--- design/flow/design.v ---
module reflex_core (
    input wire clk,                   
    input wire rst_n,                 
    input wire signed [15:0] z_pos,   
    input wire signed [15:0] z_vel,   
    input wire signed [15:0] kp_gain,
    input wire signed [15:0] kd_gain,
    input wire signed [15:0] vel_threshold,  
    output reg signed [15:0] u_out,   
    output reg guardian_active        
);
    reg signed [31:0] p_term;
    reg signed [31:0] d_term;
    reg signed [31:0] raw_sum;
    localparam signed [15:0] MAX_OUT = 16'd2000;   
    localparam signed [15:0] MIN_OUT = -16'd2000;  
    always @(posedge clk or negedge rst_n) begin
        if (!rst_n) begin
            u_out <= 16'd0;
            guardian_active <= 1'b0;
            p_term <= 32'd0;
            d_term <= 32'd0;
        end else begin
            if (($signed(z_vel) > $signed(vel_threshold)) || 
                ($signed(z_vel) < -$signed(vel_threshold))) begin
                guardian_active <= 1'b1;
                d_term <= z_vel * (kd_gain <<< 1); 
            end else begin
                guardian_active <= 1'b0;
                d_term <= z_vel * kd_gain;
            end
            p_term <= z_pos * kp_gain;  
            raw_sum = -(p_term + d_term); 
            if (raw_sum > MAX_OUT) 
                u_out <= MAX_OUT;
            else if (raw_sum < MIN_OUT) 
                u_out <= MIN_OUT;
            else
                u_out <= raw_sum[15:0];  
        end
    end
endmodule
--- design/flow/run.sh ---
#!/bin/bash
# the make line also repeats each setting of config.mk as NAME=value (left out here)
make -C /OpenROAD-flow-scripts/flow DESIGN_CONFIG=/design/flow/config.mk WORK_HOME=/design/flow/orfs CLKGATE_MAP_FILE= finish
--- design/flow/config.mk ---
export PLATFORM = sky130hd
export DESIGN_NAME = reflex_core
export DESIGN_NICKNAME = reflex_core
export VERILOG_FILES = /design/flow/design.v
export SDC_FILE = /design/flow/constraint.sdc
export NUM_CORES = 4
export LEC_CHECK = 0
export ABC_AREA = 1
export CAP_MARGIN = 20
export CORE_MARGIN = 2
export CORE_UTILIZATION = 64
export CTS_CLUSTER_DIAMETER = 247
export CTS_CLUSTER_SIZE = 99
export PLACE_DENSITY = 0.39
export SLEW_MARGIN = 20
export TNS_END_PERCENT = 10
--- design/flow/constraint.sdc ---
create_clock -name core_clock -period 3.73 [get_ports {clk}]
set_input_delay 0.7460 -clock core_clock [delete_from_list [all_inputs] [get_ports {clk}]]
set_output_delay 0.7460 -clock core_clock [all_outputs]
set_load 0.01 [all_outputs]
==> results of run 1 <==
-- layer usage --
layer	wire length (um)	global-route usage (%)
met5	26	0.556
met4	9800	24.8
met3	11200	7.21
met2	46000	70.3
met1	31700	45.0
-- layout make-up --
class | instances | share of cell area [%]
diodes | 8 | 0.0555
clock buffers | 9 | 0.624
clock inverters | 7 | 0.246
inverters | 1080 | 11.3
multi-input cells | 2354 | 63.4
flip-flops and latches | 81 | 5.62
well taps | 539 | 1.87
repair buffers | 654 | 17.0
-- per-stage QoR --
stage	util, %	hold slack (ns)	cells	instance area [um^2]
detailed placement	76.5	0.785	4556	32200
CTS	82.4	0.596	4668	34700
global placement	76.5	0.752	4556	32200
finish	85.7	0.427	4732	36100
floorplan	-	0.450	3640	28300
global route	85.6	0.491	4725	36100
-- timing repair --
item	CTS	global route
pin swaps	185	199
endpoints found under the setup margin	60	60
cloned	12	7
resized	442	334
hold endpoints to repair	0	0
setup buffers	85	49
==> summary.log, run 1 <==
[status] result of the run finished with violations
[status] SO Faults negative setup slack
[clock_network] clock input transition at the sequential cells of the worst setup and hold paths 0.07 ns
[critical_path] buffer and inverter count on the worst path 7
[detailed_routing] total number of vias 27000
[synth] leading register cell type out of synthesis sky130_fd_sc_hd__dfrtp_1
[synth] unique cell type count in the Yosys netlist 43
[synth] YS warnings 1
[final_layout] combinational gate area 22900 um^2
[synth] flops & latches, synth 81
[clock_network] Root Buffer sky130_fd_sc_hd__clkbuf_16
[timing] post-route worst setup slack -2.74 ns
[synth] count of library flops with an enable pin 0
[clock_network] count of H-tree levels built during CTS 3
[critical_path] Worst Setup Path Type input port to flip-flop
[timing] Total Neg Setup Slack -100.99 ns
[clock_network] clock buffer depth 2
[detailed_routing] number of detailed-routing iterations run before antenna repair 10
[detailed_routing] initial DRC count 2599
[critical_path] Critical Path End d_term[29]$_DFF_PN0_
[synth] dominant cell type by area after synthesis sky130_fd_sc_hd__fa_1
[critical_path] cell with the most instances on the worst path sky130_fd_sc_hd__fa_1
[synth] post-synthesis compound-gate area fraction 3.84%
[synth] nets in the synthesized netlist 4504
[synth] async set-or-reset flop fraction in the synthesized netlist 100%
[timing] final count of hold timing violations 0
[clock_network] CTS sink count 81
[critical_path] Reg-to-Reg Start d_term[1]$_DFF_PN0_
[final_layout] number of fillers in the final layout 2169
[die] boundary pin count 99
[synth] gate count of the mapped netlist 3640
[timing] ratio of final minimum period to clock period 173%
[synth] sequential fraction of the synthesis area 7.39%
[detailed_routing] Final Routed Wirelength 98700 um
[clock_network] hold_buf cts 0
[synth] most popular library cell in the synthesized design by count sky130_fd_sc_hd__inv_1
[global_route] GRT Residual Overflow 0
[final_layout] post-synthesis to final-layout area growth 31.6%
[global_route] GRT Total Usage 39.9%
[synth] largest family of logic cells by area adder cells
[job] count of warning messages emitted by the tools 33
[critical_path] crit-path leading delay family adder cells
[clock_network] Clk Latency, worst-skew pair 0.36 ns
[synth] XOR-XNOR Cells, Area Fraction 3.16%
[detailed_routing] final antenna-violating net count 0
[critical_path] required arrival time at the worst endpoint 3.98 ns
[synth] and+or+nand+nor area frac 19.1%
[synth] Avg Synthesized Cell Area 7.54 um^2
[final_layout] number of nets at the end of the flow 5044
[global_route] wire length of the first global-routing pass 139000 um
[detailed_routing] routed length per instance 20.9 um
[critical_path] highest fanout seen on the critical path 4
[synth] Netlist Area Pre-Place 27400 um^2
[critical_path] number of cells traversed by the worst register-to-register path 18
[global_route] antenna violations before repair 9
[critical_path] type of element capturing the critical path flip-flop
[timing] final tally of setup violations 59
[die] standard-cell row count 75
[timing] Post-Route Skew 0.00927 ns
[clock_network] clock tree from TritonCTS yes
[timing] pin slew with the least headroom to its limit 0.737 ns
[die] chip footprint 44500 um^2
[synth] list of most frequent post-synthesis cells sky130_fd_sc_hd__inv_1, sky130_fd_sc_hd__nand2_1, sky130_fd_sc_hd__fa_1, sky130_fd_sc_hd__ha_1, sky130_fd_sc_hd__clkbuf_1
[timing] worst-case headroom to the max-slew limit 50.8%
[detailed_routing] DRC violation count after routing 0
[critical_path] startpoint class of the critical path input port
[place] IO Port Bufs 98
[synth] fraction of synthesized area in multiplexers 0%
[synth] fraction of the mapped netlist area in adder cells 50.0%
[critical_path] FF-to-FF setup slack 0.47 ns
[global_route] maximum number of pins on one net before global-route repair 82
[detailed_routing] via/cell ratio 5.70
[global_route] via count of the first global-routing pass 28200
[critical_path] total stage count of the critical path 22
[timing] RSZ-0062 raised after global routing yes
[place] worst slack at placement -3.12 ns
[critical_path] cell with the biggest individual delay on the critical path sky130_fd_sc_hd__fa_1
[critical_path] Critical Path, Cell by Cell clkdlybuf4s15_2 > buf_6 > buf_6 > nand2_1 > fa_1 > inv_1 > fa_1 > fa_1 > fa_2 > fa_1 > inv_1 > fa_1 > inv_1 > ha_4 > a21oi_2 > buf_4 > o21ai_2 > a211oi_4 > o211ai_1 > xor2_1 > nand2_1 > nand2_1
[place] HPWL Detailed 62200 um
[synth] most area-consuming cells after synthesis sky130_fd_sc_hd__fa_1, sky130_fd_sc_hd__inv_1, sky130_fd_sc_hd__nand2_1, sky130_fd_sc_hd__ha_1, sky130_fd_sc_hd__dfrtp_1
[timing] pins over their slew limit 0
[critical_path] crit path DAT 6.72 ns
[die] Chip Width 211 um
[synth] proportion of netlist area held by the largest area contributor 38.3%
[job] max-cap check violation count 0
[final_layout] sequential cell area 2030 um^2
[min_path] Hold WC Path Type input port to asynchronous set/reset pin
[timing] Max Clk Rate 155 MHz
[critical_path] Critical Path Source kd_gain[8]
[critical_path] endpoint of the worst-slack reg-to-reg timing path u_out[4]$_DFF_PN0_
[critical_path] Max stage delay on crit path 0.74 ns
[die] Init Core Util 65.1%
[synth] yosys synthesis chip area 27400 um^2
[die] Core Box Area 42100 um^2
[synth] post-synthesis cell count from yosys 3640
[place] global placer's final weighted congestion 0.961
[timing] clock period minus worst slack 6.47 ns
[clock_network] cts bufs inserted 9
[die] Die Height 211 um
==> run 2: changes to the inputs <==
ABC_AREA = 0   (was 1)
CORE_ASPECT_RATIO = 0.71   (was default)
CORE_UTILIZATION = 72   (was 64)
CTS_CLUSTER_DIAMETER = 233   (was 247)
CTS_CLUSTER_SIZE = default   (was 99)
HOLD_SLACK_MARGIN = 0.15   (was default)
MAX_ROUTING_LAYER = met4   (was default)
MIN_ROUTING_LAYER = met1   (was default)
PLACE_DENSITY = default   (was 0.39)
PLACE_DENSITY_LB_ADDON = 0.0   (was default)
SETUP_SLACK_MARGIN = 1.3   (was default)
SLEW_MARGIN = 10   (was 20)
TNS_END_PERCENT = default   (was 10)
clock period = 4.52 ns   (was 3.73 ns; I/O delays follow)
==> run 2 against run 1 <==
The flow now stops in clock tree synthesis. Die size decreased by 16%. Synthesized cell count decreased by 21%. Area after synthesis decreased by 5.7%.
==> summary.log, run 2 <==
[status] result of the run did not finish
[status] Halt Stage clock tree synthesis
[status] first logged error message [ERROR DPL-0033] detailed placement checks failed during check placement.
[synth] post-synthesis compound-gate area fraction 8.41% [+4.6 points]
[die] boundary pin count 99 [unchanged]
[place] worst slack at placement -3.03 ns [+0.0966 ns]
[synth] YS warnings 1 [unchanged]
[place] IO Port Bufs 98 [unchanged]
[place] placed instance count 3733 [-18%]
[synth] Avg Synthesized Cell Area 9.02 um^2 [+20%]
[die] chip footprint 37500 um^2 [-16%]
[synth] unique cell type count in the Yosys netlist 79 [+84%]
[die] Init Core Util 73.1% [+8.0 points]
[synth] yosys synthesis chip area 25900 um^2 [-5.7%]
[synth] fraction of synthesized area in multiplexers 0.754% [+0.75 points]
[place] global placer's final weighted congestion 0.981 [+2.0%]
[die] Chip Width 229 um [+8.5%]
[synth] count of library flops with an enable pin 0 [unchanged]
[synth] flops & latches, synth 81 [unchanged]
[die] Die Height 164 um [-22%]
[synth] and+or+nand+nor area frac 15.0% [-4.0 points]
[die] standard-cell row count 58 [-23%]
[synth] post-synthesis cell count from yosys 2869 [-21%]
[synth] async set-or-reset flop fraction in the synthesized netlist 100% [unchanged]
[die] Core Box Area 35400 um^2 [-16%]
[synth] XOR-XNOR Cells, Area Fraction 3.61% [+0.45 points]
[synth] leading register cell type out of synthesis sky130_fd_sc_hd__dfrtp_1
[synth] nets in the synthesized netlist 3733 [-17%]
[synth] list of most frequent post-synthesis cells sky130_fd_sc_hd__inv_1, sky130_fd_sc_hd__fa_1, sky130_fd_sc_hd__nand2_1, sky130_fd_sc_hd__ha_1, sky130_fd_sc_hd__and2_1
[synth] most area-consuming cells after synthesis sky130_fd_sc_hd__fa_1, sky130_fd_sc_hd__ha_1, sky130_fd_sc_hd__inv_1, sky130_fd_sc_hd__dfrtp_1, sky130_fd_sc_hd__and2_1
[place] HPWL Detailed 63100 um [+1.4%]
[synth] most popular library cell in the synthesized design by count sky130_fd_sc_hd__inv_1
[synth] sequential fraction of the synthesis area 7.83% [+0.44 points]
[synth] largest family of logic cells by area adder cells
[synth] fraction of the mapped netlist area in adder cells 53.0% [+3.0 points]
[synth] dominant cell type by area after synthesis sky130_fd_sc_hd__fa_1
[synth] gate count of the mapped netlist 2869 [-21%]
[synth] proportion of netlist area held by the largest area contributor 40.6% [+2.3 points]
[synth] Netlist Area Pre-Place 25900 um^2 [-5.7%]
## run 2: stage by stage
stage | hold WS [ns] | area, um^2
2_1_floorplan | 0.608 | 27200
3_3_place_gp | 0.719 | 31000
3_5_place_dp | 0.782 | 31000
==> run 3: changes to the inputs <==
ABC_AREA = default   (was 0)
CORE_ASPECT_RATIO = default   (was 0.71)
CTS_CLUSTER_DIAMETER = default   (was 233)
CTS_CLUSTER_SIZE = 49   (was default)
HOLD_SLACK_MARGIN = default   (was 0.15)
MAX_ROUTING_LAYER = default   (was met4)
MIN_ROUTING_LAYER = default   (was met1)
PLACE_DENSITY_LB_ADDON = 0.01   (was 0.0)
SETUP_SLACK_MARGIN = 1.44   (was 1.3)
SLEW_MARGIN = 20   (was 10)
clock period = 5.43 ns   (was 4.52 ns; I/O delays follow)
==> run 3 against run 2 <==
The flow stops in global routing. Area after synthesis stayed put. Die size is essentially flat. Synthesized cell count did not move.
==> summary.log, run 3 <==
[synth] most popular library cell in the synthesized design by count sky130_fd_sc_hd__inv_1
[synth] yosys synthesis chip area 25900 um^2 [unchanged]
[status] first logged error message [ERROR GRT-0232] Routing congestion too high. Check the congestion heatmap in the GUI.
[clock_network] CTS sink count 81
[clock_network] Root Buffer sky130_fd_sc_hd__clkbuf_16
[synth] leading register cell type out of synthesis sky130_fd_sc_hd__dfrtp_1
[synth] list of most frequent post-synthesis cells sky130_fd_sc_hd__inv_1, sky130_fd_sc_hd__fa_1, sky130_fd_sc_hd__nand2_1, sky130_fd_sc_hd__ha_1, sky130_fd_sc_hd__and2_1
[synth] dominant cell type by area after synthesis sky130_fd_sc_hd__fa_1
[place] placed instance count 3701 [-0.86%]
[place] worst slack at placement -2.18 ns [+0.847 ns]
[synth] fraction of the mapped netlist area in adder cells 53.0% [unchanged]
[die] chip footprint 37500 um^2 [about the same]
[synth] fraction of synthesized area in multiplexers 0.754% [unchanged]
[synth] async set-or-reset flop fraction in the synthesized netlist 100% [unchanged]
[synth] unique cell type count in the Yosys netlist 79 [unchanged]
[synth] most area-consuming cells after synthesis sky130_fd_sc_hd__fa_1, sky130_fd_sc_hd__ha_1, sky130_fd_sc_hd__inv_1, sky130_fd_sc_hd__dfrtp_1, sky130_fd_sc_hd__and2_1
[die] boundary pin count 99 [unchanged]
[die] Chip Width 194 um [-15%]
[synth] largest family of logic cells by area adder cells
[status] result of the run did not finish
[synth] post-synthesis cell count from yosys 2869 [unchanged]
[synth] and+or+nand+nor area frac 15.0% [unchanged]
[synth] sequential fraction of the synthesis area 7.83% [unchanged]
[clock_network] hold_buf cts 0
[place] IO Port Bufs 98 [unchanged]
[die] Die Height 194 um [+18%]
[status] Halt Stage global routing
[synth] gate count of the mapped netlist 2869 [unchanged]
[synth] XOR-XNOR Cells, Area Fraction 3.61% [unchanged]
[synth] proportion of netlist area held by the largest area contributor 40.6% [unchanged]
[global_route] GRT Residual Overflow 5111
[clock_network] clock buffer depth 2
[global_route] GRT Total Usage 110%
[clock_network] cts bufs inserted 9
[die] Core Box Area 35500 um^2 [+0.19%]
[synth] nets in the synthesized netlist 3733 [unchanged]
[die] Init Core Util 72.9% [-0.14 points]
[synth] flops & latches, synth 81 [unchanged]
[synth] Netlist Area Pre-Place 25900 um^2 [unchanged]
[die] standard-cell row count 69 [+19%]
[synth] post-synthesis compound-gate area fraction 8.41% [unchanged]
[synth] count of library flops with an enable pin 0 [unchanged]
[clock_network] count of H-tree levels built during CTS 3
[place] total cell area at the placement stage 30700 um^2 [-0.89%]
[synth] Avg Synthesized Cell Area 9.02 um^2 [unchanged]
[place] HPWL Detailed 57900 um [-8.1%]
[place] global placer's final weighted congestion 0.961 [-2.0%]
[synth] YS warnings 1 [unchanged]
-- run 3: repair_timing --
item                       CTS
setup buffers              130
pin swaps                  270
cloned                      13
setup endpoints to repair   71
gates resized              661
-- run 3: layer usage --
layer,overflow,GRT usage (%)
met1,38,93.7
met5,5,43.7
met3,34,81.0
met2,4156,153
met4,878,121
==> run 4: changes to the inputs <==
CORE_UTILIZATION = 67   (was 72)
CTS_CLUSTER_SIZE = 90   (was 49)
GPL_TIMING_DRIVEN = 0   (was default)
PLACE_DENSITY_LB_ADDON = 0.06   (was 0.01)
SETUP_SLACK_MARGIN = -0.68   (was 1.44)
TNS_END_PERCENT = 20   (was default)
clock period = 7.37 ns   (was 5.43 ns; I/O delays follow)
==> run 4 against run 3 <==
Now fails the layout checks on negative setup slack. Synthesized cell count unchanged. Area after synthesis unchanged. Die size up 7.3%.
==> summary.log, run 4 <==
[detailed_routing] Final Routed Wirelength 57500 um
[synth] fraction of synthesized area in multiplexers 0.754% [unchanged]
[die] Die Height 201 um [+3.6%]
[synth] yosys synthesis chip area 25900 um^2 [unchanged]
[timing] Post-Route Skew 0.00482 ns
[critical_path] Critical Path End d_term[24]$_DFF_PN0_
[synth] Avg Synthesized Cell Area 9.02 um^2 [unchanged]
[clock_network] clock tree from TritonCTS yes
[status] result of the run finished with violations
[timing] final hold slack 0.774 ns
[detailed_routing] post-route met1 wirelength 23500 um
[detailed_routing] initial DRC count 1277
[detailed_routing] routed length per instance 16.7 um
[status] SO Faults negative setup slack
[critical_path] endpoint of the worst-slack reg-to-reg timing path u_out[4]$_DFF_PN0_
[timing] post-route worst setup slack -0.416 ns
[job] count of warning messages emitted by the tools 27
[timing] clock period minus worst slack 7.79 ns
[synth] most area-consuming cells after synthesis sky130_fd_sc_hd__fa_1, sky130_fd_sc_hd__ha_1, sky130_fd_sc_hd__inv_1, sky130_fd_sc_hd__dfrtp_1, sky130_fd_sc_hd__and2_1
[detailed_routing] final antenna-violating net count 0
[critical_path] Critical Path, Cell by Cell clkbuf_2 > buf_2 > nand2_1 > fa_1 > fa_1 > fa_1 > fa_1 > inv_1 > fa_1 > inv_1 > fa_1 > inv_1 > ha_1 > a21o_1 > a21oi_1 > o21a_1 > o221ai_1 > and3_1 > o31a_1 > or4_1 > a31oi_1 > xor2_1 > mux2i_1
[job] max-cap check violation count 0
[critical_path] cell with the most instances on the worst path sky130_fd_sc_hd__fa_1
[final_layout] post-synthesis to final-layout area growth 7.21%
[critical_path] Max stage delay on crit path 0.55 ns
[die] Chip Width 201 um [+3.6%]
[critical_path] cell with the biggest individual delay on the critical path sky130_fd_sc_hd__fa_1
[critical_path] highest fanout seen on the critical path 10
[critical_path] buffer and inverter count on the worst path 5
[global_route] antenna violations before repair 1
[critical_path] type of element capturing the critical path flip-flop
[critical_path] Critical Path Source z_vel[7]
[critical_path] startpoint class of the critical path input port
[timing] pin slew with the least headroom to its limit 0.827 ns
[synth] nets in the synthesized netlist 3733 [unchanged]
[clock_network] clock input transition at the sequential cells of the worst setup and hold paths 0.06 ns
[clock_network] Clk Latency, worst-skew pair 0.35 ns
[clock_network] Root Buffer sky130_fd_sc_hd__clkbuf_16
[min_path] worst hold path startpoint p_term[0]$_DFF_PN0_
[synth] post-synthesis cell count from yosys 2869 [unchanged]
[detailed_routing] DR WL met3 4340 um
[synth] and+or+nand+nor area frac 15.0% [unchanged]
[synth] dominant cell type by area after synthesis sky130_fd_sc_hd__fa_1
[place] global placer's final weighted congestion 0.974 [+1.3%]
[synth] async set-or-reset flop fraction in the synthesized netlist 100% [unchanged]
[critical_path] Reg-to-Reg Start p_term[1]$_DFF_PN0_
[synth] leading register cell type out of synthesis sky130_fd_sc_hd__dfrtp_1
[synth] fraction of the mapped netlist area in adder cells 53.0% [unchanged]
[synth] flops & latches, synth 81 [unchanged]
[clock_network] count of H-tree levels built during CTS 3 [unchanged]
[synth] list of most frequent post-synthesis cells sky130_fd_sc_hd__inv_1, sky130_fd_sc_hd__fa_1, sky130_fd_sc_hd__nand2_1, sky130_fd_sc_hd__ha_1, sky130_fd_sc_hd__and2_1
[detailed_routing] top sig layer met5
[die] Core Box Area 37800 um^2 [+6.7%]
[global_route] GRT Residual Overflow 0
[min_path] hold depth 3
[critical_path] number of cells traversed by the worst register-to-register path 15
[detailed_routing] met2 routed wirelength 28500 um
[die] standard-cell row count 71 [+2.9%]
[timing] Total Neg Setup Slack -4.23 ns
[synth] count of library flops with an enable pin 0 [unchanged]
[timing] final tally of setup violations 17
[synth] proportion of netlist area held by the largest area contributor 40.6% [unchanged]
[detailed_routing] DRC violation count after routing 0
[synth] sequential fraction of the synthesis area 7.83% [unchanged]
[synth] gate count of the mapped netlist 2869 [unchanged]
[detailed_routing] total number of vias 19500
[timing] pins over their slew limit 0
[critical_path] crit-path leading delay family adder cells
[synth] post-synthesis compound-gate area fraction 8.41% [unchanged]
[synth] YS warnings 1 [unchanged]
[global_route] maximum number of pins on one net before global-route repair 42
[die] chip footprint 40200 um^2 [+7.3%]
[die] boundary pin count 99 [unchanged]
[timing] worst-case headroom to the max-slew limit 44.8%
[synth] largest family of logic cells by area adder cells
[clock_network] CTS sink count 81 [unchanged]
[critical_path] Worst Setup Path Type input port to flip-flop
[min_path] Hold WC Path Type flip-flop to flip-flop
[clock_network] cts bufs inserted 9 [unchanged]
[timing] ratio of final minimum period to clock period 106%
[synth] unique cell type count in the Yosys netlist 79 [unchanged]
[global_route] GRT Total Usage 30.7%
[global_route] wire length of the first global-routing pass 99300 um
[timing] Max Clk Rate 128 MHz
[critical_path] FF-to-FF setup slack 2.47 ns
[place] IO Port Bufs 98 [unchanged]
[detailed_routing] number of detailed-routing iterations run before antenna repair 5
[synth] most popular library cell in the synthesized design by count sky130_fd_sc_hd__inv_1
[critical_path] required arrival time at the worst endpoint 7.57 ns
[timing] final count of hold timing violations 0
[synth] Netlist Area Pre-Place 25900 um^2 [unchanged]
[clock_network] clock buffer depth 2 [unchanged]
[critical_path] crit path DAT 7.98 ns
[critical_path] total stage count of the critical path 23
[die] Init Core Util 68.4% [-4.6 points]
[synth] XOR-XNOR Cells, Area Fraction 3.61% [unchanged]
[final_layout] number of nets at the end of the flow 3797
[min_path] WHS Endpoint u_out[0]$_DFF_PN0_
[detailed_routing] via/cell ratio 5.64
[place] HPWL Detailed 53600 um [-7.5%]
[global_route] via count of the first global-routing pass 20800
==> run 4: metrics by stage <==
stage               utilization [%]  area, um^2  setup slack [ns]  cells
floorplan                         -       25900           -0.0981   2869
global placement               72.7       27500             -1.74   3478
detailed placement             72.7       27500             -1.80   3479
CTS                            73.3       27700            -0.690   3458
global route                   73.3       27700            -0.726   3449
finish                         73.3       27700            -0.416   3450
==> run 4: what timing repair did <==
item	4_1_cts	5_1_grt
hold buffers	0	0
setup buffers	0	7
pin swaps	0	1
resized	30	107
setup endpoints to repair	15	18
==> run 4: per-layer routing <==
metal | global-route usage [%] | vias up
met5 | 0 | -
met4 | 7.06 | 2
met3 | 6.46 | 97
met2 | 51.8 | 643
met1 | 41.1 | 9838
li1 | - | 8881
==> run 4: cell type report <==
| class | count | area [um^2] |
|---|---|---|
| Clock buffer | 9 | 225 |
| Clock inverter | 7 | 130 |
| Multi-Input combinational cell | 2008 | 20900 |
| Buffer | 28 | 131 |
| Fill cell | 2965 | 10100 |
| Sequential cell | 81 | 2030 |
| Tap cell | 511 | 639 |
| Inverter | 699 | 2630 |
| Timing Repair Buffer | 106 | 1020 |
| Antenna cell | 1 | 2.50 |
==> run 5: changes to the inputs <==
ABC_AREA = 0   (was default)
CORE_ASPECT_RATIO = 0.92   (was default)
CORE_UTILIZATION = 72   (was 67)
CTS_CLUSTER_DIAMETER = 233   (was default)
CTS_CLUSTER_SIZE = 81   (was 90)
GPL_TIMING_DRIVEN = default   (was 0)
HOLD_SLACK_MARGIN = -0.09   (was default)
MAX_ROUTING_LAYER = met4   (was default)
MIN_ROUTING_LAYER = met1   (was default)
PLACE_DENSITY = 0.37   (was default)
PLACE_DENSITY_LB_ADDON = default   (was 0.06)
SETUP_SLACK_MARGIN = -0.39   (was -0.68)
TNS_END_PERCENT = default   (was 20)
clock period = 5.94 ns   (was 7.37 ns; I/O delays follow)
==> run 5 against run 4 <==
The layout still fails its checks (negative setup slack). Final area increased by 15%. Sequential share of layout area fell by 0.97 points. Clock skew up 0.0026 ns. Routed wire length rose by 55%. Cell count is 8.1% higher. Critical endpoint is now d_term[30]$_DFF_PN0_.
==> summary.log, run 5 <==
[status] result of the run finished with violations
[status] SO Faults negative setup slack
[detailed_routing] total number of vias 23600 [+21%]
[clock_network] CTS sink count 81 [unchanged]
[detailed_routing] routed length per instance 23.8 um [+43%]
[critical_path] Reg-to-Reg Start p_term[1]$_DFF_PN0_
[synth] count of library flops with an enable pin 0 [unchanged]
[critical_path] total stage count of the critical path 25 [+8.7%]
[timing] Total Neg Setup Slack -25.22 ns [-20.99 ns]
[global_route] maximum number of pins on one net before global-route repair 82 [+95%]
[die] Die Height 186 um [-7.3%]
[synth] most popular library cell in the synthesized design by count sky130_fd_sc_hd__inv_1
[final_layout] Cell Count, Final, Fillers Out 3730 [+8.1%]
[timing] final count of hold timing violations 0 [unchanged]
[synth] sequential fraction of the synthesis area 7.83% [unchanged]
[die] boundary pin count 99 [unchanged]
[synth] flops & latches, synth 81 [unchanged]
[critical_path] Worst Setup Path Type input port to flip-flop
[timing] pins over their slew limit 0 [unchanged]
[synth] list of most frequent post-synthesis cells sky130_fd_sc_hd__inv_1, sky130_fd_sc_hd__fa_1, sky130_fd_sc_hd__nand2_1, sky130_fd_sc_hd__ha_1, sky130_fd_sc_hd__and2_1
[critical_path] crit-path leading delay family adder cells
[detailed_routing] initial DRC count 2523 [+98%]
[synth] leading register cell type out of synthesis sky130_fd_sc_hd__dfrtp_1
[die] Chip Width 202 um [+0.56%]
[synth] post-synthesis compound-gate area fraction 8.41% [unchanged]
[timing] RSZ-0062 raised after global routing yes
[final_layout] number of nets at the end of the flow 4111 [+8.3%]
[clock_network] count of H-tree levels built during CTS 3 [unchanged]
[synth] YS warnings 1 [unchanged]
[synth] post-synthesis cell count from yosys 2869 [unchanged]
[place] IO Port Bufs 98 [unchanged]
[clock_network] clock buffer depth 2 [unchanged]
[critical_path] buffer and inverter count on the worst path 7 [+2]
[synth] fraction of synthesized area in multiplexers 0.754% [unchanged]
[clock_network] cts bufs inserted 9 [unchanged]
[job] count of warning messages emitted by the tools 31 [+15%]
[global_route] GRT Residual Overflow 0 [unchanged]
[synth] Avg Synthesized Cell Area 9.02 um^2 [unchanged]
[final_layout] area of all placed cells without fillers 32000 um^2 [+15%]
[synth] async set-or-reset flop fraction in the synthesized netlist 100% [unchanged]
[die] standard-cell row count 66 [-7.0%]
[synth] XOR-XNOR Cells, Area Fraction 3.61% [unchanged]
[die] chip footprint 37500 um^2 [-6.8%]
[critical_path] Critical Path Source kd_gain[4]
[synth] fraction of the mapped netlist area in adder cells 53.0% [unchanged]
[detailed_routing] via/cell ratio 6.34 [+12%]
[critical_path] type of element capturing the critical path flip-flop
[place] HPWL Detailed 59300 um [+11%]
[critical_path] Critical Path End d_term[30]$_DFF_PN0_
[global_route] wire length of the first global-routing pass 132000 um [+32%]
[critical_path] crit path DAT 7.59 ns [-0.39 ns]
[synth] yosys synthesis chip area 25900 um^2 [unchanged]
[clock_network] hold_buf cts 0 [unchanged]
[timing] pin slew with the least headroom to its limit 0.804 ns [-0.0236 ns]
[critical_path] cell with the most instances on the worst path sky130_fd_sc_hd__fa_1
[critical_path] endpoint of the worst-slack reg-to-reg timing path u_out[4]$_DFF_PN0_
[critical_path] FF-to-FF setup slack 0.85 ns [-1.62 ns]
[timing] Post-Route Skew 0.00745 ns [+0.00263 ns]
[critical_path] cell with the biggest individual delay on the critical path sky130_fd_sc_hd__fa_1
[critical_path] required arrival time at the worst endpoint 6.17 ns [-1.40 ns]
[place] worst slack at placement -1.93 ns [-0.136 ns]
[global_route] via count of the first global-routing pass 25700 [+23%]
[place] total cell area at the placement stage 30300 um^2 [+10%]
[synth] nets in the synthesized netlist 3733 [unchanged]
[job] max-cap check violation count 0 [unchanged]
[place] placed instance count 3697 [+6.3%]
[timing] clock period minus worst slack 7.36 ns
[timing] ratio of final minimum period to clock period 124% [+18 points]
[clock_network] clock tree from TritonCTS yes
[detailed_routing] DRC violation count after routing 0 [unchanged]
[critical_path] number of cells traversed by the worst register-to-register path 15 [unchanged]
[synth] and+or+nand+nor area frac 15.0% [unchanged]
[detailed_routing] final antenna-violating net count 0 [unchanged]
[synth] gate count of the mapped netlist 2869 [unchanged]
[detailed_routing] number of detailed-routing iterations run before antenna repair 6 [+1]
[clock_network] Root Buffer sky130_fd_sc_hd__clkbuf_16
[synth] most area-consuming cells after synthesis sky130_fd_sc_hd__fa_1, sky130_fd_sc_hd__ha_1, sky130_fd_sc_hd__inv_1, sky130_fd_sc_hd__dfrtp_1, sky130_fd_sc_hd__and2_1
[synth] Netlist Area Pre-Place 25900 um^2 [unchanged]
[global_route] antenna violations before repair 2 [+1]
[critical_path] highest fanout seen on the critical path 8 [-2]
[global_route] GRT Total Usage 46.9% [+16 points]
[synth] unique cell type count in the Yosys netlist 79 [unchanged]
[min_path] hold depth 3 [unchanged]
[place] global placer's final weighted congestion 0.965 [-0.91%]
[min_path] Hold WC Path Type flip-flop to flip-flop
[timing] final tally of setup violations 37 [+20]
[die] Init Core Util 73.1% [+4.7 points]
[detailed_routing] Final Routed Wirelength 88800 um [+55%]
[critical_path] startpoint class of the critical path input port
[timing] worst-case headroom to the max-slew limit 45.9% [+1.2 points]
[critical_path] Max stage delay on crit path 0.62 ns [+0.07 ns]
[synth] largest family of logic cells by area adder cells
[min_path] worst hold path startpoint p_term[0]$_DFF_PN0_
[clock_network] Clk Latency, worst-skew pair 0.35 ns [about the same]
[final_layout] post-synthesis to final-layout area growth 23.6%
[min_path] WHS Endpoint u_out[0]$_DFF_PN0_
[clock_network] clock input transition at the sequential cells of the worst setup and hold paths 0.07 ns [about the same]
[timing] Max Clk Rate 136 MHz
[synth] proportion of netlist area held by the largest area contributor 40.6% [unchanged]
[synth] dominant cell type by area after synthesis sky130_fd_sc_hd__fa_1
[timing] post-route worst setup slack -1.42 ns [-1.00 ns]
[die] Core Box Area 35400 um^2 [-6.4%]
## run 5: what timing repair did
item / CTS / global route
gates cloned: 8 / 1
pin swaps: 189 / 156
setup buffers: 54 / 34
endpoints found under the setup margin: 35 / 33
gates resized: 527 / 222
## run 5: layer usage
metal,vias to the layer above,share of wire [%],wire length [um],GRT usage [%]
met5,-,0,0,-
met3,711,11,9520,9.86
met4,0,7.8,6890,25.0
met2,1857,48,43000,77.5
li1,9514,-,-,-
met1,11600,33,29400,54.5
## run 5: layout make-up
class,count,area [um^2]
Tap cell,476,596
Antenna cell,2,5.00
Timing Repair Buffer,448,4130
Fill cell,1443,3440
Multi-Input combinational cell,2008,22300
Clock inverter,6,51.3
Sequential cell,81,2030
Clock buffer,10,239
Inverter,699,2630
## run 5: stage by stage
stage               hold slack, ns  util (%)
global route                 0.865      90.3
finish                       0.810      90.3
CTS                          0.782      88.8
global placement             0.769      85.5
floorplan                    0.676         -
detailed placement           0.768      85.5
==> run 6: changes to the inputs <==
ABC_AREA = default   (was 0)
CORE_ASPECT_RATIO = default   (was 0.92)
CORE_UTILIZATION = 70   (was 72)
CTS_CLUSTER_DIAMETER = default   (was 233)
CTS_CLUSTER_SIZE = 15   (was 81)
HOLD_SLACK_MARGIN = default   (was -0.09)
MAX_ROUTING_LAYER = default   (was met4)
MIN_ROUTING_LAYER = default   (was met1)
PLACE_DENSITY = default   (was 0.37)
SETUP_SLACK_MARGIN = -0.38   (was -0.39)
clock period = 4.9 ns   (was 5.94 ns; I/O delays follow)
==> run 6 against run 5 <==
Still fails the layout checks on negative setup slack. First-iteration DRC count is 33% lower. Global-route usage is 9.1 points lower. Utilization is 1.0 points lower. Critical path type unchanged. Highest routed layer unchanged.
==> summary.log, run 6 <==
[status] SO Faults negative setup slack
[synth] fraction of synthesized area in multiplexers 0.754% [unchanged]
[final_layout] sequential cell area 2030 um^2 [unchanged]
[detailed_routing] final antenna-violating net count 0 [unchanged]
[critical_path] startpoint class of the critical path input port
[die] Core Box Area 36500 um^2 [+3.1%]
[timing] final hold slack 0.659 ns [-0.151 ns]
[global_route] wire length of the first global-routing pass 116000 um [-12%]
[final_layout] combinational gate area 22500 um^2 [+0.72%]
[job] count of warning messages emitted by the tools 31 [unchanged]
[final_layout] number of fillers in the final layout 1655 [+15%]
[clock_network] clock buffer depth 2 [unchanged]
[critical_path] crit path DAT 6.85 ns [-0.74 ns]
[critical_path] crit-path leading delay family adder cells
[synth] gate count of the mapped netlist 2869 [unchanged]
[clock_network] cts bufs inserted 9 [unchanged]
[status] result of the run finished with violations
[timing] Post-Route Skew 0.0139 ns [+0.00642 ns]
[synth] Netlist Area Pre-Place 25900 um^2 [unchanged]
[detailed_routing] DRC violation count after routing 0 [unchanged]
[global_route] met1 track utilization from global routing 47.2% [-7.3 points]
[synth] proportion of netlist area held by the largest area contributor 40.6% [unchanged]
[global_route] Top Usage Layer GRT met2
[place] IO Port Bufs 98 [unchanged]
[timing] pins over their slew limit 0 [unchanged]
[critical_path] required arrival time at the worst endpoint 5.14 ns [-1.03 ns]
[timing] final tally of setup violations 48 [+30%]
[min_path] Hold WC Path Type input port to asynchronous set/reset pin
[synth] yosys synthesis chip area 25900 um^2 [unchanged]
[critical_path] Max stage delay on crit path 0.59 ns [-0.03 ns]
[die] Die Height 196 um [+5.6%]
[critical_path] cell with the biggest individual delay on the critical path sky130_fd_sc_hd__fa_2
[synth] fraction of the mapped netlist area in adder cells 53.0% [unchanged]
[detailed_routing] via/cell ratio 5.87 [-7.3%]
[timing] post-route worst setup slack -1.71 ns [-0.291 ns]
[final_layout] post-synthesis to final-layout area growth 26.0%
[synth] largest family of logic cells by area adder cells
[die] boundary pin count 99 [unchanged]
[synth] flops & latches, synth 81 [unchanged]
[critical_path] buffer and inverter count on the worst path 6 [-1]
[timing] final count of hold timing violations 0 [unchanged]
[critical_path] highest fanout seen on the critical path 5 [-3]
[synth] YS warnings 1 [unchanged]
[critical_path] cell with the most instances on the worst path sky130_fd_sc_hd__fa_1
[detailed_routing] total number of vias 22200 [-6.2%]
[synth] dominant cell type by area after synthesis sky130_fd_sc_hd__fa_1
[timing] Max Clk Rate 151 MHz
[detailed_routing] Final Routed Wirelength 74300 um [-16%]
[final_layout] Final Util 89.3% [-1.0 points]
[clock_network] Root Buffer sky130_fd_sc_hd__clkbuf_16
[clock_network] clock tree from TritonCTS yes
[critical_path] number of cells traversed by the worst register-to-register path 14 [-1]
[critical_path] Critical Path End d_term[29]$_DFF_PN0_
[synth] count of library flops with an enable pin 0 [unchanged]
[clock_network] Clk Latency, worst-skew pair 0.35 ns [about the same]
[critical_path] Critical Path Source z_vel[15]
[clock_network] count of H-tree levels built during CTS 3 [unchanged]
[synth] sequential fraction of the synthesis area 7.83% [unchanged]
[synth] most area-consuming cells after synthesis sky130_fd_sc_hd__fa_1, sky130_fd_sc_hd__ha_1, sky130_fd_sc_hd__inv_1, sky130_fd_sc_hd__dfrtp_1, sky130_fd_sc_hd__and2_1
[critical_path] Critical Path, Cell by Cell buf_8 > buf_6 > nand2_4 > inv_2 > fa_2 > buf_12 > fa_1 > fa_1 > fa_1 > fa_1 > inv_2 > fa_1 > inv_2 > ha_4 > a21oi_4 > o21ai_4 > a221o_1 > a21oi_4 > a311oi_4 > a21o_1 > a21oi_2 > xnor2_2 > mux2_4
[timing] ratio of final minimum period to clock period 135% [+11 points]
[die] standard-cell row count 70 [+6.1%]
[clock_network] CTS sink count 81 [unchanged]
[global_route] GR Layer Usage met2 66.5% [-11 points]
[synth] unique cell type count in the Yosys netlist 79 [unchanged]
[clock_network] clock input transition at the sequential cells of the worst setup and hold paths 0.07 ns [about the same]
[global_route] GRT Total Usage 37.7% [-9.1 points]
[critical_path] FF-to-FF setup slack 0.21 ns [-0.64 ns]
[die] Chip Width 196 um [-2.7%]
[timing] RSZ-0062 raised after global routing yes
[job] max-cap check violation count 0 [unchanged]
[synth] most popular library cell in the synthesized design by count sky130_fd_sc_hd__inv_1
[timing] pin slew with the least headroom to its limit 0.745 ns [-0.0588 ns]
[synth] post-synthesis compound-gate area fraction 8.41% [unchanged]
[detailed_routing] Antenna Cells 0 [-2]
[synth] Avg Synthesized Cell Area 9.02 um^2 [unchanged]
[synth] and+or+nand+nor area frac 15.0% [unchanged]
[synth] list of most frequent post-synthesis cells sky130_fd_sc_hd__inv_1, sky130_fd_sc_hd__fa_1, sky130_fd_sc_hd__nand2_1, sky130_fd_sc_hd__ha_1, sky130_fd_sc_hd__and2_1
[final_layout] number of nets at the end of the flow 4163 [+1.3%]
[synth] post-synthesis cell count from yosys 2869 [unchanged]
[critical_path] total stage count of the critical path 23 [-8.0%]
[place] HPWL Detailed 53900 um [-9.1%]
[place] global placer's final weighted congestion 0.952 [-1.3%]
[die] Init Core Util 70.9% [-2.2 points]
[critical_path] type of element capturing the critical path flip-flop
[synth] XOR-XNOR Cells, Area Fraction 3.61% [unchanged]
[synth] leading register cell type out of synthesis sky130_fd_sc_hd__dfrtp_1
[detailed_routing] initial DRC count 1694 [-33%]
[global_route] met3 demand-to-capacity share in global routing 6.27% [-3.6 points]
[synth] async set-or-reset flop fraction in the synthesized netlist 100% [unchanged]
[global_route] maximum number of pins on one net before global-route repair 82 [unchanged]
[synth] nets in the synthesized netlist 3733 [unchanged]
[critical_path] Worst Setup Path Type input port to flip-flop
[timing] worst-case headroom to the max-slew limit 50.3% [+4.4 points]
[global_route] via count of the first global-routing pass 24300 [-5.4%]
[detailed_routing] number of detailed-routing iterations run before antenna repair 8 [+2]
[timing] Total Neg Setup Slack -46.81 ns [-21.59 ns]
[timing] clock period minus worst slack 6.61 ns
[global_route] antenna violations before repair 0 [-2]
[global_route] GRT Residual Overflow 0 [unchanged]
[critical_path] endpoint of the worst-slack reg-to-reg timing path u_out[4]$_DFF_PN0_
[critical_path] Reg-to-Reg Start p_term[1]$_DFF_PN0_
[detailed_routing] routed length per instance 19.7 um [-17%]
[die] chip footprint 38500 um^2 [+2.8%]
[run 6: stage by stage]
step	setup slack (ns)	std cells	instance area (um^2)
after floorplan	-1.68	2869	26800
after global placement	-2.40	3695	30500
after detailed placement	-2.61	3695	30500
after CTS	-1.45	3761	32000
after global routing	-1.84	3772	32600
final	-1.71	3772	32600
[run 6: routing by layer]
metal	up-vias	routed length (um)
li1	9616	-
met1	11100	27500
met2	1092	38000
met3	320	5680
met4	0	3200
met5	-	0
[run 6: cell type report]
cell class	count	area share (%)
Timing Repair Buffer	500	14.0
Clock inverter	6	0.215
Sequential cell	81	6.22
Multi-Input combinational cell	2008	68.9
Inverter	699	8.07
Clock buffer	10	0.733
Tap cell	468	1.80
[run 6: repair_timing]
action                                  4_1_cts  5_1_grt
buffers inserted                             69       20
pin swaps                                   248      137
endpoints found under the setup margin       47       44
gates resized                               619      146
gates cloned                                  6        0
hold buffers                                  0        0
==> run 7: changes to the inputs <==
CELL_PAD_IN_SITES_DETAIL_PLACEMENT = 1   (was default)
CORE_UTILIZATION = 40   (was 70)
CTS_CLUSTER_SIZE = 25   (was 15)
GPL_ROUTABILITY_DRIVEN = 0   (was default)
SETUP_SLACK_MARGIN = default   (was -0.38)
SLEW_MARGIN = 35   (was 20)
TNS_END_PERCENT = 65   (was default)
clock period = 5.22 ns   (was 4.9 ns; I/O delays follow)
==> run 7 against run 6 <==
Still fails the layout checks on negative setup slack. Via count increased by 7.5%. Die size up 73%. Final area grew 3.2%. Synthesized cell count unchanged. Routed wire length is 41% higher. Hold slack gained 0.084 ns. Non-clock buffer count is 51 higher. Critical path type unchanged. Highest routed layer is now met5.
==> summary.log, run 7 <==
[status] result of the run finished with violations
[status] SO Faults negative setup slack
[place] worst slack at placement -2.41 ns [+0.203 ns]
[detailed_routing] number of detailed-routing iterations run before antenna repair 6 [-2]
[critical_path] startpoint class of the critical path input port
[final_layout] number of nets at the end of the flow 4214 [+1.2%]
[critical_path] type of element capturing the critical path flip-flop
[timing] Post-Route Skew 0.0146 ns [+0.000740 ns]
[synth] count of library flops with an enable pin 0 [unchanged]
[place] placed instance count 4077 [+10%]
[timing] clock period minus worst slack 7.02 ns
[place] IO Port Bufs 98 [unchanged]
[synth] fraction of synthesized area in multiplexers 0.754% [unchanged]
[die] Core Box Area 64200 um^2 [+76%]
[die] boundary pin count 99 [unchanged]
[synth] nets in the synthesized netlist 3733 [unchanged]
[synth] yosys synthesis chip area 25900 um^2 [unchanged]
[global_route] Top Usage Layer GRT met2
[critical_path] Reg-to-Reg Start p_term[19]$_DFF_PN0_
[clock_network] count of H-tree levels built during CTS 3 [unchanged]
[critical_path] cell with the biggest individual delay on the critical path sky130_fd_sc_hd__fa_2
[critical_path] total stage count of the critical path 24 [+4.3%]
[clock_network] clock buffer depth 2 [unchanged]
[detailed_routing] initial DRC count 1854 [+9.4%]
[detailed_routing] via/cell ratio 5.66 [-3.7%]
[final_layout] Cell Count, Final, Fillers Out 4211 [+12%]
[timing] ratio of final minimum period to clock period 134% [-0.50 points]
[place] HPWL Detailed 63800 um [+18%]
[final_layout] sequential cell area 2030 um^2 [unchanged]
[timing] Max Clk Rate 143 MHz
[min_path] Hold WC Path Type input port to asynchronous set/reset pin
[die] Init Core Util 40.3% [-31 points]
[critical_path] crit path DAT 7.25 ns [+0.40 ns]
[global_route] GR Layer Usage met2 51.2% [-15 points]
[job] count of warning messages emitted by the tools 29 [-6.5%]
[critical_path] Critical Path End d_term[24]$_DFF_PN0_
[clock_network] Root Buffer sky130_fd_sc_hd__clkbuf_16
[job] max-cap check violation count 0 [unchanged]
[timing] pin slew with the least headroom to its limit 1.09 ns [+0.342 ns]
[clock_network] clock input transition at the sequential cells of the worst setup and hold paths 0.08 ns [about the same]
[clock_network] clock tree from TritonCTS yes
[critical_path] Critical Path, Cell by Cell buf_2 > buf_6 > and2_1 > fa_1 > inv_2 > fa_2 > fa_2 > inv_1 > ha_1 > fa_1 > inv_1 > fa_1 > inv_1 > ha_1 > a21o_1 > a21oi_2 > o21a_2 > o221ai_4 > and3_4 > o31a_1 > or4_4 > a31oi_4 > xor2_2 > mux2i_1
[synth] gate count of the mapped netlist 2869 [unchanged]
[final_layout] post-synthesis to final-layout area growth 30.0%
[die] Chip Width 258 um [+32%]
[place] total cell area at the placement stage 30900 um^2 [+1.3%]
[synth] sequential fraction of the synthesis area 7.83% [unchanged]
[synth] post-synthesis compound-gate area fraction 8.41% [unchanged]
[timing] RSZ-0062 raised after global routing yes
[synth] Avg Synthesized Cell Area 9.02 um^2 [unchanged]
[critical_path] endpoint of the worst-slack reg-to-reg timing path u_out[4]$_DFF_PN0_
[final_layout] area of all placed cells without fillers 33600 um^2 [+3.2%]
[critical_path] FF-to-FF setup slack -0.19 ns [-0.40 ns]
[global_route] maximum number of pins on one net before global-route repair 82 [unchanged]
[synth] Netlist Area Pre-Place 25900 um^2 [unchanged]
[detailed_routing] final antenna-violating net count 0 [unchanged]
[die] chip footprint 66700 um^2 [+73%]
[global_route] GRT Total Usage 27.6% [-10 points]
[synth] YS warnings 1 [unchanged]
[synth] largest family of logic cells by area adder cells
[synth] most popular library cell in the synthesized design by count sky130_fd_sc_hd__inv_1
[critical_path] buffer and inverter count on the worst path 6 [unchanged]
[synth] fraction of the mapped netlist area in adder cells 53.0% [unchanged]
[timing] final hold slack 0.743 ns [+0.0843 ns]
[die] standard-cell row count 93 [+33%]
[critical_path] highest fanout seen on the critical path 8 [+3]
[synth] leading register cell type out of synthesis sky130_fd_sc_hd__dfrtp_1
[timing] final count of hold timing violations 0 [unchanged]
[clock_network] cts bufs inserted 9 [unchanged]
[timing] post-route worst setup slack -1.80 ns [-0.0854 ns]
[global_route] wire length of the first global-routing pass 146000 um [+26%]
[global_route] met3 demand-to-capacity share in global routing 3.28% [-3.0 points]
[critical_path] Critical Path Source kd_gain[5]
[synth] dominant cell type by area after synthesis sky130_fd_sc_hd__fa_1
[timing] pins over their slew limit 0 [unchanged]
[synth] and+or+nand+nor area frac 15.0% [unchanged]
[critical_path] required arrival time at the worst endpoint 5.45 ns [+0.31 ns]
[synth] most area-consuming cells after synthesis sky130_fd_sc_hd__fa_1, sky130_fd_sc_hd__ha_1, sky130_fd_sc_hd__inv_1, sky130_fd_sc_hd__dfrtp_1, sky130_fd_sc_hd__and2_1
[synth] unique cell type count in the Yosys netlist 79 [unchanged]
[detailed_routing] total number of vias 23800 [+7.5%]
[clock_network] CTS sink count 81 [unchanged]
[die] Die Height 258 um [+32%]
[timing] worst-case headroom to the max-slew limit 27.0% [-23 points]
[clock_network] Clk Latency, worst-skew pair 0.36 ns [about the same]
[global_route] GRT Residual Overflow 0 [unchanged]
[timing] Total Neg Setup Slack -50.17 ns [-3.36 ns]
[global_route] met1 track utilization from global routing 31.4% [-16 points]
[timing] final tally of setup violations 50 [+4.2%]
[final_layout] number of fillers in the final layout 7232 [+340%]
[critical_path] crit-path leading delay family adder cells
[synth] list of most frequent post-synthesis cells sky130_fd_sc_hd__inv_1, sky130_fd_sc_hd__fa_1, sky130_fd_sc_hd__nand2_1, sky130_fd_sc_hd__ha_1, sky130_fd_sc_hd__and2_1
[critical_path] Max stage delay on crit path 0.57 ns [-0.02 ns]
[detailed_routing] Final Routed Wirelength 105000 um [+41%]
[global_route] via count of the first global-routing pass 27200 [+12%]
[synth] post-synthesis cell count from yosys 2869 [unchanged]
[synth] XOR-XNOR Cells, Area Fraction 3.61% [unchanged]
[final_layout] combinational gate area 22500 um^2 [about the same]
[critical_path] number of cells traversed by the worst register-to-register path 14 [unchanged]
[critical_path] Worst Setup Path Type input port to flip-flop
[synth] async set-or-reset flop fraction in the synthesized netlist 100% [unchanged]
[detailed_routing] DRC violation count after routing 0 [unchanged]
[synth] flops & latches, synth 81 [unchanged]
[global_route] antenna violations before repair 1 [+1]
[synth] proportion of netlist area held by the largest area contributor 40.6% [unchanged]
[detailed_routing] routed length per instance 24.9 um [+26%]
-- run 7: metrics by stage --
| step | util, % |
|---|---|
| 5_1_grt | 52.4 |
| 2_1_floorplan | - |
| 6_report | 52.4 |
| 3_5_place_dp | 48.0 |
| 4_1_cts | 51.5 |
| 3_3_place_gp | 48.0 |
-- run 7: cell type report --
| cell class | count | area share [%] |
|---|---|---|
| multi-input cells | 2008 | 66.8 |
| repair buffers | 551 | 15.1 |
| inverters | 699 | 7.81 |
| flip-flops and latches | 81 | 6.03 |
| well taps | 855 | 3.18 |
| clock buffers | 9 | 0.669 |
| clock inverters | 7 | 0.324 |
| diodes | 1 | 0.00744 |
-- run 7: layer usage --
| layer | part of all wire (%) | up-vias |
|---|---|---|
| met5 | 0.017 | - |
| met4 | 7.7 | 2 |
| met3 | 6.3 | 636 |
| met2 | 51 | 1316 |
| met1 | 35 | 12200 |
| li1 | - | 9723 |
-- run 7: timing repair --
item,4_1_cts,5_1_grt
resized,554,166
cloned,9,1
setup endpoints to repair,49,46
pin swaps,268,118
hold buffers,0,0
setup buffers,102,27
==> run 8: changes to the inputs <==
ABC_AREA = 1   (was default)
CELL_PAD_IN_SITES_DETAIL_PLACEMENT = 0   (was 1)
CORE_ASPECT_RATIO = 1.85   (was default)
CORE_MARGIN = 9   (was 2)
CORE_UTILIZATION = 24   (was 40)
CTS_CLUSTER_SIZE = default   (was 25)
GPL_ROUTABILITY_DRIVEN = default   (was 0)
GPL_TIMING_DRIVEN = 1   (was default)
MAX_ROUTING_LAYER = met4   (was default)
MIN_ROUTING_LAYER = met1   (was default)
PLACE_DENSITY_LB_ADDON = 0.26   (was default)
SETUP_SLACK_MARGIN = 0.87   (was default)
SLEW_MARGIN = 30   (was 35)
TNS_END_PERCENT = 10   (was 65)
clock period = 4.29 ns   (was 5.22 ns; I/O delays follow)
==> run 8 against run 7 <==
The layout still fails its checks (negative setup slack). Cell count increased by 35%. Register-to-register slack improved by 1.3 ns. Sequential share of layout area decreased by 0.72 points. Global-route usage down 13 points. Synthesized cell count increased by 27%. Final area up 14%. Count of clock-buffer cells in the layout is the same. Critical path type unchanged. Critical endpoint is now d_term[22]$_DFF_PN0_. Highest routed layer is now met4.
==> summary.log, run 8 <==
[critical_path] type of element capturing the critical path flip-flop
[job] count of warning messages emitted by the tools 29 [unchanged]
[global_route] met1 track utilization from global routing 13.0% [-18 points]
[timing] pin slew with the least headroom to its limit 0.560 ns [-0.526 ns]
[final_layout] post-synthesis to final-layout area growth 39.3%
[timing] Total Neg Setup Slack -61.31 ns [-11.14 ns]
[critical_path] Critical Path Source z_vel[7]
[global_route] GRT Residual Overflow 0 [unchanged]
[synth] fraction of the mapped netlist area in adder cells 50.0% [-3.0 points]
[synth] unique cell type count in the Yosys netlist 43 [-46%]
[status] result of the run finished with violations
[synth] XOR-XNOR Cells, Area Fraction 3.16% [-0.45 points]
[critical_path] FF-to-FF setup slack 1.09 ns [+1.28 ns]
[global_route] via count of the first global-routing pass 27000 [-0.72%]
[critical_path] startpoint class of the critical path input port
[min_path] Hold WC Path Type input port to asynchronous set/reset pin
[final_layout] sequential cell area 2030 um^2 [unchanged]
[timing] worst-case headroom to the max-slew limit 62.6% [+36 points]
[synth] leading register cell type out of synthesis sky130_fd_sc_hd__dfrtp_1
[die] standard-cell row count 168 [+81%]
[place] IO Port Bufs 98 [unchanged]
[critical_path] crit path DAT 6.10 ns [-1.15 ns]
[final_layout] number of nets at the end of the flow 5107 [+21%]
[detailed_routing] initial DRC count 698 [-62%]
[clock_network] cts bufs inserted 9 [unchanged]
[global_route] GR Layer Usage met2 30.0% [-21 points]
[global_route] met3 demand-to-capacity share in global routing 0.647% [-2.6 points]
[critical_path] number of cells traversed by the worst register-to-register path 19 [+5]
[timing] Post-Route Skew 0.0117 ns [-0.00295 ns]
[detailed_routing] routed length per instance 15.5 um [-38%]
[clock_network] clock tree from TritonCTS yes
[global_route] GRT Total Usage 14.5% [-13 points]
[synth] gate count of the mapped netlist 3640 [+27%]
[synth] sequential fraction of the synthesis area 7.39% [-0.44 points]
[synth] async set-or-reset flop fraction in the synthesized netlist 100% [unchanged]
[status] SO Faults negative setup slack
[final_layout] combinational gate area 23000 um^2 [+2.4%]
[synth] list of most frequent post-synthesis cells sky130_fd_sc_hd__inv_1, sky130_fd_sc_hd__nand2_1, sky130_fd_sc_hd__fa_1, sky130_fd_sc_hd__ha_1, sky130_fd_sc_hd__clkbuf_1
[critical_path] cell with the biggest individual delay on the critical path sky130_fd_sc_hd__fa_1
[die] Die Height 478 um [+85%]
[clock_network] CTS sink count 81 [unchanged]
[clock_network] clock buffer depth 2 [unchanged]
[clock_network] count of H-tree levels built during CTS 3 [unchanged]
[synth] post-synthesis compound-gate area fraction 3.84% [-4.6 points]
[job] max-cap check violation count 0 [unchanged]
[clock_network] Clk Latency, worst-skew pair 0.37 ns [about the same]
[critical_path] required arrival time at the worst endpoint 4.56 ns [-0.89 ns]
[synth] post-synthesis cell count from yosys 3640 [+27%]
[synth] Netlist Area Pre-Place 27400 um^2 [+6.0%]
[synth] flops & latches, synth 81 [unchanged]
[timing] final tally of setup violations 51 [+2.0%]
[synth] most area-consuming cells after synthesis sky130_fd_sc_hd__fa_1, sky130_fd_sc_hd__inv_1, sky130_fd_sc_hd__nand2_1, sky130_fd_sc_hd__ha_1, sky130_fd_sc_hd__dfrtp_1
[clock_network] clock input transition at the sequential cells of the worst setup and hold paths 0.07 ns [about the same]
[global_route] wire length of the first global-routing pass 141000 um [-3.2%]
[synth] fraction of synthesized area in multiplexers 0% [-0.75 points]
[die] chip footprint 127000 um^2 [+91%]
[timing] final count of hold timing violations 0 [unchanged]
[critical_path] Max stage delay on crit path 0.56 ns [about the same]
[synth] dominant cell type by area after synthesis sky130_fd_sc_hd__fa_1
[synth] Avg Synthesized Cell Area 7.54 um^2 [-16%]
[critical_path] Reg-to-Reg Start d_term[1]$_DFF_PN0_
[place] HPWL Detailed 73600 um [+15%]
[synth] proportion of netlist area held by the largest area contributor 38.3% [-2.3 points]
[timing] Max Clk Rate 172 MHz
[detailed_routing] DRC violation count after routing 0 [unchanged]
[detailed_routing] Final Routed Wirelength 88000 um [-16%]
[timing] clock period minus worst slack 5.83 ns
[critical_path] Worst Setup Path Type input port to flip-flop
[die] Chip Width 267 um [+3.2%]
[critical_path] cell with the most instances on the worst path sky130_fd_sc_hd__nand2_1
[timing] pins over their slew limit 0 [unchanged]
[synth] yosys synthesis chip area 27400 um^2 [+6.0%]
[timing] post-route worst setup slack -1.54 ns [+0.257 ns]
[die] Init Core Util 24.2% [-16 points]
[detailed_routing] Antenna Cells 0 [-1]
[critical_path] highest fanout seen on the critical path 6 [-2]
[detailed_routing] total number of vias 23900 [+0.42%]
[place] global placer's final weighted congestion 0.892
[die] boundary pin count 99 [unchanged]
[critical_path] crit-path leading delay family adder cells
[detailed_routing] number of detailed-routing iterations run before antenna repair 5 [-1]
[synth] YS warnings 1 [unchanged]
[critical_path] Critical Path End d_term[22]$_DFF_PN0_
[timing] ratio of final minimum period to clock period 136% [+1.5 points]
[synth] nets in the synthesized netlist 4504 [+21%]
[final_layout] number of fillers in the final layout 11800 [+64%]
[detailed_routing] via/cell ratio 4.20 [-26%]
[detailed_routing] final antenna-violating net count 0 [unchanged]
[global_route] antenna violations before repair 0 [-1]
[synth] count of library flops with an enable pin 0 [unchanged]
[critical_path] endpoint of the worst-slack reg-to-reg timing path u_out[5]$_DFF_PN0_
[global_route] maximum number of pins on one net before global-route repair 41 [-50%]
[critical_path] total stage count of the critical path 30 [+25%]
[timing] final hold slack 0.456 ns [-0.288 ns]
[die] Core Box Area 113000 um^2 [+76%]
[synth] and+or+nand+nor area frac 19.1% [+4.0 points]
[synth] largest family of logic cells by area adder cells
[critical_path] buffer and inverter count on the worst path 10 [+4]
[synth] most popular library cell in the synthesized design by count sky130_fd_sc_hd__inv_1
[timing] RSZ-0062 raised after global routing yes
[global_route] Top Usage Layer GRT met2
[clock_network] Root Buffer sky130_fd_sc_hd__clkbuf_16
-- run 8: metrics by stage --
step / instances / utilization [%] / setup WS [ns] / instance area (um^2)
after floorplan: 3640 / - / -1.63 / 28300
after global placement: 5503 / 29.9 / -2.53 / 33900
after detailed placement: 5503 / 29.9 / -2.55 / 33900
after CTS: 5663 / 32.9 / -1.61 / 37200
after global routing: 5693 / 33.7 / -1.79 / 38200
final: 5693 / 33.7 / -1.54 / 38200
-- run 8: layer usage --
metal / share of wire [%] / up-vias / wire (um)
met4: 5.6 / 0 / 4900
met2: 60 / 393 / 52500
met3: 1.4 / 208 / 1230
met1: 33 / 11700 / 29300
met5: 0 / - / 0
li1: - / 11600 / -
-- run 8: layout make-up --
class,instances,area share [%]
multi-input combinational,2354,60.2
tap,1445,4.73
sequential,81,5.30
inverter,1080,10.7
clock buffer,9,0.589
clock inverter,7,0.255
timing repair buffer,717,18.2
-- run 8: timing repair --
item,in CTS,in global routing
gates cloned,19,1
pin swaps,318,161
setup buffers,125,29
resized,672,254
endpoints found under the setup margin,62,72
hold buffers,0,0
